build 69:
==> flow/design.v (excerpt) <==
module calculator #(parameter BCDdigits = 2,parameter cols_count=4,parameter rows_count=4)(
                                                                                          input clk,rst,start,
                                                                                          output [cols_count-1:0] cols,
                                                                                          input [rows_count-1:0] rows,
                                                                                          output reg [7:0] digit1,digit2,digit3,digit4,
                                                                                          output reg sign);
Size: roughly 6400 cells after synthesis, ~42000 sq um of cells after synthesis.
Settings: LEC_CHECK=0, ABC_AREA=1, CAP_MARGIN=20, CELL_PAD_IN_SITES_GLOBAL_PLACEMENT=1, CORE_ASPECT_RATIO=1.14, CORE_MARGIN=2, CORE_UTILIZATION=30, CTS_CLUSTER_DIAMETER=235, CTS_CLUSTER_SIZE=63, GPL_ROUTABILITY_DRIVEN=1, MAX_ROUTING_LAYER=met4, PLACE_DENSITY_LB_ADDON=0.13, SLEW_MARGIN=15, TNS_END_PERCENT=10; clock period 140.0 ns.
run.sh (not shown) runs the stock make flow with config.mk's settings and CLKGATE_MAP_FILE=.
Build 69 reached the end of the flow, and the finished layout is clean on the timing, design-rule and antenna checks.
Modified inputs, build 71 compared to build 69
- a change of ABC_AREA from 1 to 0
- a change of SLEW_MARGIN from 15 to 20
Results
Fraction of cell area in non-clock buffers (higher): build 71
For the post-synthesis chip area from yosys, build 71 came in 13% lower than build 69 did.
On final HPWL from detailed placement, the higher figure sits with build 69, not build 71.
Of the two values seen for slowest cell on the critical path, sky130_fd_sc_hd__or4b_1 was produced by build 71 and sky130_fd_sc_hd__inv_2 by build 69.
For build 14, these inputs were changed with respect to build 71:
- a deleted CELL_PAD_IN_SITES_GLOBAL_PLACEMENT that had been 1
- a deleted MAX_ROUTING_LAYER that had been met4
- a change of CTS_CLUSTER_DIAMETER from 235 to 163
- a change of CTS_CLUSTER_SIZE from 63 to 100
- a change of CAP_MARGIN from 20 to 0
- a change of CORE_MARGIN from 2 to 7
- a deleted PLACE_DENSITY_LB_ADDON that had been 0.13
- a change of SLEW_MARGIN from 20 to 25
- a change of GPL_ROUTABILITY_DRIVEN from 1 to 0
- a change of CORE_UTILIZATION from 30 to 50
==> comparison <==
- Looking at top routing layer in use, the met4 result is from build 71; the met5 one comes from build 14.
- Setup slack: build 14 less than build 71
- After detailed routing, build 71 needs more wire than build 14.
- Taking build 71 as the reference, in build 14 number of signal-net buffers in the layout went down 5; cell count now smaller; cell depth of the worst flop-to-flop path was more or less identical.
- Looking at build 14 and build 71, the critical path depth is a wash.
- [compare] base=build 71 new=build 14: final period demand of the worst path higher; final-layout worst hold slack lower; fraction of the cycle the final worst path needs roughly the same.
- [compare] base=build 71 new=build 14: clock skew decreased 0.012 ns; cell area decreased 860 sq um.


Starting RTL as in the previous note.
clock: 75.0 ns
lec_check: 0
abc_area: 1
cap_margin: 5
core_aspect_ratio: 0.96
core_margin: 2
core_utilization: 71
cts_cluster_diameter: 260
cts_cluster_size: 17
slew_margin: 25
==> next run, changes <==
ABC_AREA = unset   (was 1)
CAP_MARGIN = 20   (was 5)
CORE_ASPECT_RATIO = unset   (was 0.96)
CORE_UTILIZATION = 40   (was 71)
CTS_CLUSTER_DIAMETER = unset   (was 260)
CTS_CLUSTER_SIZE = unset   (was 17)
SLEW_MARGIN = 20   (was 25)
clock period = 81.7 ns   (was 75.0 ns; I/O delays follow)
Outcome:
- global-route usage decreases by 13 points
- register-to-register slack degrades by 2.4 ns
- wire length increases by 0.34%
- non-clock buffer count climbs by 201
- setup slack gets worse by 2.4 ns
- cell count decreases by 13%
- worst hold slack is better by 0.047 ns
- sequential share of layout area is higher by 0.32 points
- flip-flop count stays the same
==> next run, changes <==
CORE_UTILIZATION = 65   (was 40)
HOLD_SLACK_MARGIN = -0.1   (was unset)
clock period = 72.9 ns   (was 81.7 ns; I/O delays follow)
What happened: Now the flow finished with negative setup slack left. Utilization goes up by 36 points. Cell count decreases by 1.6%. Setup slack is worse by 6.6 ns. Die size fell by 38%. Via count climbs by 11%. Global-route usage came out higher by 15 points. Fmax grows by 2.9%.
==> next run, changes <==
CORE_UTILIZATION = 40   (was 65)
HOLD_SLACK_MARGIN = unset   (was -0.1)
clock period = 85.0 ns   (was 72.9 ns; I/O delays follow)
This time the run passed the timing, design-rule and antenna checks.
Count of clock-buffer cells in the layout rose by 1.
Final area fell by 12%.
Worst setup slack gains 7.4 ns.
Die size rose by about 60%.
Hold slack loses 0.0097 ns.
Maximum frequency fell by 5.9%.
Clock skew fell by 0.0076 ns.
Cell count hardly moves.
Non-clock buffer count fell by 419.
==> next run, changes <==
CAP_MARGIN = 40   (was 20)
CORE_ASPECT_RATIO = 1.74   (was unset)
CORE_MARGIN = 8   (was 2)
CORE_UTILIZATION = 57   (was 40)
CTS_CLUSTER_DIAMETER = 187   (was unset)
CTS_CLUSTER_SIZE = 99   (was unset)
GPL_ROUTABILITY_DRIVEN = 0   (was unset)
HOLD_SLACK_MARGIN = 0.25   (was unset)
SLEW_MARGIN = 0   (was 20)
TNS_END_PERCENT = 100   (was unset)
Outcome:
- The new run completed with no timing, DRC or antenna violations
- critical path depth rises by 6
- final cell count falls by 5.0%
- routed wire length rises by 21%
- synthesized area does not change
- global-route usage rises by 13 points
==> next run, changes <==
ABC_AREA = 0   (was unset)
CAP_MARGIN = 15   (was 40)
CELL_PAD_IN_SITES_DETAIL_PLACEMENT = 1   (was unset)
CELL_PAD_IN_SITES_GLOBAL_PLACEMENT = 1   (was unset)
CORE_ASPECT_RATIO = 1.6   (was 1.74)
CORE_MARGIN = 2   (was 8)
CORE_UTILIZATION = 40   (was 57)
CTS_CLUSTER_DIAMETER = 175   (was 187)
CTS_CLUSTER_SIZE = unset   (was 99)
GPL_ROUTABILITY_DRIVEN = unset   (was 0)
HOLD_SLACK_MARGIN = unset   (was 0.25)
SLEW_MARGIN = 15   (was 0)
TNS_END_PERCENT = 10   (was 100)
After rerunning: The changed run finished with timing, DRC and antenna clean; cell area rose by 2.2%; flip-flop count is unchanged; fmax is higher by 0.93%.


calculator again, from the RTL that the note above started with.
Settings: LEC_CHECK=0, ABC_AREA=1, CAP_MARGIN=5, CORE_ASPECT_RATIO=1.14, CORE_MARGIN=2, CORE_UTILIZATION=71, CTS_CLUSTER_DIAMETER=260, CTS_CLUSTER_SIZE=17, SLEW_MARGIN=25; clock period 69.3 ns.
The starting point finished clean.
==> next run, changes <==
- CAP_MARGIN: 5 -> 15
- CORE_ASPECT_RATIO: 1.14 -> unset
- CORE_UTILIZATION: 71 -> 40
- CTS_CLUSTER_DIAMETER: 260 -> unset
- CTS_CLUSTER_SIZE: 17 -> unset
- SLEW_MARGIN: 25 -> 15
- clock period: 69.3 -> 85.0 ns (I/O delays scaled with it)
First-iteration DRC count falls by a little under a tenth; count of clock-buffer cells in the layout went down by 3; final cell count goes up by a few percent; via count falls by a few percent.
==> next run, changes <==
- ABC_AREA: 1 -> unset
- CAP_MARGIN: 15 -> 20
- CORE_UTILIZATION: 40 -> 57
- CTS_CLUSTER_DIAMETER: unset -> 187
- CTS_CLUSTER_SIZE: unset -> 99
- GPL_ROUTABILITY_DRIVEN: unset -> 0
- SLEW_MARGIN: 15 -> 20
- TNS_END_PERCENT: unset -> 5
The new run completed without violations.
Worst hold slack improves by 47 ps.
Synthesized area fell by roughly a tenth.
Clock-buffer cell count does not change.
Global-route usage rose by 11 points.
Worst setup slack degrades by 7000 ps.
Clock skew barely changes.
==> next run, changes <==
- ABC_AREA: unset -> 1
- CAP_MARGIN: 20 -> 15
- CELL_PAD_IN_SITES_DETAIL_PLACEMENT: unset -> 1
- CORE_ASPECT_RATIO: unset -> 1.6
- CORE_UTILIZATION: 57 -> 40
- CTS_CLUSTER_DIAMETER: 187 -> unset
- CTS_CLUSTER_SIZE: 99 -> unset
- GPL_ROUTABILITY_DRIVEN: 0 -> unset
- SLEW_MARGIN: 20 -> 15
- TNS_END_PERCENT: 5 -> 10
Result:
- The changed run passed the timing, design-rule and antenna checks
- wire length is higher by 27%
- clock-buffer cell count is unchanged
- cell area is higher by 10%
- critical path depth is higher by 52
- setup slack gains 3300 ps
==> next run, changes <==
- ABC_AREA: 1 -> unset
- CAP_MARGIN: 15 -> 20
- CELL_PAD_IN_SITES_DETAIL_PLACEMENT: 1 -> unset
- CORE_ASPECT_RATIO: 1.6 -> unset
- SLEW_MARGIN: 15 -> 20
- TNS_END_PERCENT: 10 -> unset
- clock period: 85.0 -> 48.7 ns (I/O delays scaled with it)
With this change the flow finished with negative setup slack left.
Utilization climbs by 23 points.
Sequential share of layout area went down by 1.5 points.
Wire length came out lower by about 3%.
Cell area goes up by about 33%.
Synthesized area went down by about 13%.
Count of clock-buffer cells in the layout rises by 2.
Worst setup slack gets worse by 33000 ps.


rev 12:
calculator again, from the RTL that the note above started with.
clock: 45.4 ns
lec_check: 0
abc_area: 0
cap_margin: 20
core_margin: 2
core_utilization: 72
cts_cluster_diameter: 147
cts_cluster_size: 99
place_density: 0.43
setup_slack_margin: -2.0
slew_margin: 20
tns_end_percent: 20
The log for rev 12 ends in detailed placement with error DPL-0038, so the run never completed.
Input changes introduced in rev 13 (baseline for comparison: rev 12):
- clearing PLACE_DENSITY, which used to be 0.43
- clearing CTS_CLUSTER_SIZE, which used to be 99
- clearing TNS_END_PERCENT, which used to be 20
- clearing SETUP_SLACK_MARGIN, which used to be -2.0
- swapping 72 for 68 in CORE_UTILIZATION
- clearing CTS_CLUSTER_DIAMETER, which used to be 147
- clearing ABC_AREA, which used to be 0
- swapping 45.4 for 85.1 in the clock period (ns, I/O delays scaled along)
## What came out
Rev 13 finished every stage and its layout cleared the timing, design-rule and antenna checks.
Cmp rev 13 and rev 12 / starting density of the core / lower: rev 13
Re number of enable flip-flop cells: no difference whatsoever between rev 12 and rev 13.
The multiplexer fraction of the synthesized cell area was comparable across rev 13 and rev 12.
Re cell area after synthesis: no difference whatsoever between rev 12 and rev 13.
As far as distinct cell type count of the synthesized netlist goes, rev 12 and rev 13 are indistinguishable; the numbers are identical.
Floorplan die height grows by a few percent when moving from rev 12 to rev 13.
Looking at number of rows created at floorplan across rev 13 and rev 12, the one that comes out lower is rev 12.
Comparing rev 13 against rev 12, there is no change at all in synthesized cell count.
Rev 13 gives more chip width than rev 12 did.
Rev 13 falls short of rev 12 in die area.


== run A ==
Starting RTL as in the previous note.
Settings: LEC_CHECK=0, ABC_AREA=1, CAP_MARGIN=5, CORE_MARGIN=2, CORE_UTILIZATION=58, CTS_CLUSTER_DIAMETER=224, MAX_ROUTING_LAYER=met4, SLEW_MARGIN=20, TNS_END_PERCENT=35; clock period 48.2 ns.
Status: run A FAILED at 5_1_grt (tool error)
### run A -> run B
Settings: CAP_MARGIN: 5 -> 20; CORE_UTILIZATION: 58 -> 12; TNS_END_PERCENT: 35 -> unset; CTS_CLUSTER_DIAMETER: 224 -> unset; ABC_AREA: 1 -> unset; MAX_ROUTING_LAYER: met4 -> unset; the clock period (ns, I/O delays scaled along): 48.2 -> 116.0.
### Flow results
From run A to run B the numbers moved as follows: half-perimeter wire length after detailed placement dropped about 24%, area fraction in compound gates climbed 16 points, placement-stage worst setup slack climbed 30.06 ns.
The total core area in run A is 0.24 times that in run B.
Run B ended with more die area than run A.
In run B, total setup buffers inserted after CTS is lower than in run A.
Run B: full flow OK, the timing, design-rule and antenna checks passed
In run B the post-synthesis instance total turned out 24% lower than in run A.
Synthesized area: run A and run B compared, lower one is run B
Sort run A and run B by synthesized chip area reported by yosys asc -> top: run B
XOR/XNOR share of the synthesized area, run A and run B: higher on run A
Setup changes, run B to run C
Settings: an added ABC_AREA of 1; an added CTS_CLUSTER_SIZE of 95; a change of CORE_UTILIZATION from 12 to 72; an added PLACE_DENSITY of 0.42; a change of the clock period (ns, I/O delays scaled along) from 116.0 to 76.4.
==> comparison <==
- Run C vs run B — first-pass GRT wire length rose about 2.5%.
- First-pass iteration count of the detailed router (higher): run C
- Worst hold slack (lower): run C
- Comparing layout-stage area growth over the synthesis result for run B and run C, the bigger number came from run B.
- Number of antenna repair diodes down 1 in run C wrt run B
- Run C: full flow OK, the timing, design-rule and antenna checks passed
- Diff run B -> run C: wire length reported by the detailed router shows an increase of about 3.5%; wire length on met3 rose by 73%.


== v16 ==
Starting RTL as in the previous note.
==> flow/config.mk <==
export PLATFORM = sky130hd
export DESIGN_NAME = calculator
export DESIGN_NICKNAME = calculator
export VERILOG_FILES = /design/flow/design.v
export SDC_FILE = /design/flow/constraint.sdc
export NUM_CORES = 4
export LEC_CHECK = 0
export ABC_AREA = 1
export CAP_MARGIN = 20
export CORE_MARGIN = 2
export CORE_UTILIZATION = 72
export CTS_CLUSTER_DIAMETER = 400
export CTS_CLUSTER_SIZE = 95
export PLACE_DENSITY = 0.42
export SETUP_SLACK_MARGIN = -1.34
export SLEW_MARGIN = 20
==> flow/constraint.sdc <==
create_clock -name core_clock -period 76.4 [get_ports {clk}]
set_input_delay 15.2800 -clock core_clock [delete_from_list [all_inputs] [get_ports {clk}]]
set_output_delay 15.2800 -clock core_clock [all_outputs]
set_load 0.01 [all_outputs]
## Diff of input files: v24 against v16
- removing CTS_CLUSTER_SIZE (formerly 95)
- changing CTS_CLUSTER_DIAMETER from 400 to 41
- setting PLACE_DENSITY_LB_ADDON to 0.21 for the first time
- removing PLACE_DENSITY (formerly 0.42)
- removing SETUP_SLACK_MARGIN (formerly -1.34)
- changing the clock period (ns, I/O delays scaled along) from 76.4 to 68.6
## What came out
v24 against v16: utilization after layout picked up an extra 2.0 points, top fanout value on the critical path went down by 13.
On instance area after placement, v24 tracks v16 almost exactly.
Relative to v24, the following input files were edited for v35:
- CTS_CLUSTER_SIZE newly set to 85
- CAP_MARGIN changed from 20 to 5
- the clock period (ns, I/O delays scaled along) changed from 68.6 to 57.1
Findings:
- As the logs show, v35 stopped at global routing (5_1_grt) after a tool error, so it never reached the end of the flow.
- v24 completed; timing, DRC and antenna clean
- v35 vs v24 — post-placement cell count climbed by a few percent
- Diff v24 -> v35: XOR/XNOR share of the synthesized area level; count of buffers added by post-CTS timing repair for setup moved up; area reported by Yosys stat level.
- Diff v24 -> v35: HPWL after detailed placement shows an increase of 4.6%, cell area reported after detailed placement shows an increase of 6.7%.
- Comparing v35 against v24, there is no change at all in synthesized cell count.
- Re synthesized area: no difference whatsoever between v24 and v35.
- Across both runs, worst slack after detailed placement was lower for v35 than for v24.
- Between v24 and v35, the difference in adder-cell share of the synthesized area is negligible.
Inputs modified between v35 and v46:
- CTS_CLUSTER_DIAMETER removed (was 41)
- ABC_AREA removed (was 1)
- CTS_CLUSTER_SIZE removed (was 85)
- CAP_MARGIN changed from 5 to 20
- PLACE_DENSITY_LB_ADDON removed (was 0.21)
- CORE_UTILIZATION changed from 72 to 58
- the clock period (ns, I/O delays scaled along) changed from 57.1 to 68.8
==> comparison <==
- Nothing crashed in v46 and all stages finished; the problem is that the final layout failed, the offending checks being negative setup slack.
- Going from v35 to v46, post-CTS setup buffer count grows by 990%.
- Delta (v46 minus v35): area of the placeable core higher; unique cell type count in the Yosys netlist higher; die area higher.
- HPWL after detailed placement, v46 and v35: lower on v35


calculator again, from the RTL that the note above started with.
Settings: LEC_CHECK=0, ABC_AREA=0, CAP_MARGIN=35, CORE_ASPECT_RATIO=0.5, CORE_MARGIN=2, CORE_UTILIZATION=50, CTS_CLUSTER_DIAMETER=158, CTS_CLUSTER_SIZE=99, SLEW_MARGIN=25; clock period 140.0 ns.
Then changed:
CELL_PAD_IN_SITES_GLOBAL_PLACEMENT = 1   (was default)
CORE_ASPECT_RATIO = 1.14   (was 0.5)
CORE_UTILIZATION = 36   (was 50)
CTS_CLUSTER_DIAMETER = 292   (was 158)
CTS_CLUSTER_SIZE = 63   (was 99)
GPL_ROUTABILITY_DRIVEN = 1   (was default)
HOLD_SLACK_MARGIN = 0.21   (was default)
Outcome: Final area rose by 1.4%; area after synthesis does not change; clock skew grows by 0.011 ns; critical path depth fell by 1; sequential share of layout area stays flat.
Then changed:
CELL_PAD_IN_SITES_GLOBAL_PLACEMENT = default   (was 1)
CORE_UTILIZATION = 69   (was 36)
CTS_CLUSTER_DIAMETER = 171   (was 292)
CTS_CLUSTER_SIZE = 100   (was 63)
GPL_ROUTABILITY_DRIVEN = default   (was 1)
HOLD_SLACK_MARGIN = default   (was 0.21)
What happened:
- The changed run finished clean
- fmax grows by about 0.7%
- design area shrinks by about 2.3%
- utilization grows by 33 points
- first-iteration DRC count grows by about 34%
Then changed:
CORE_UTILIZATION = 57   (was 69)
CTS_CLUSTER_DIAMETER = 396   (was 171)
SLEW_MARGIN = 10   (was 25)
After rerunning: Worst setup slack loses 0.054 ns. Via count falls slightly. Synthesized cell count stays the same. Design area rises slightly.
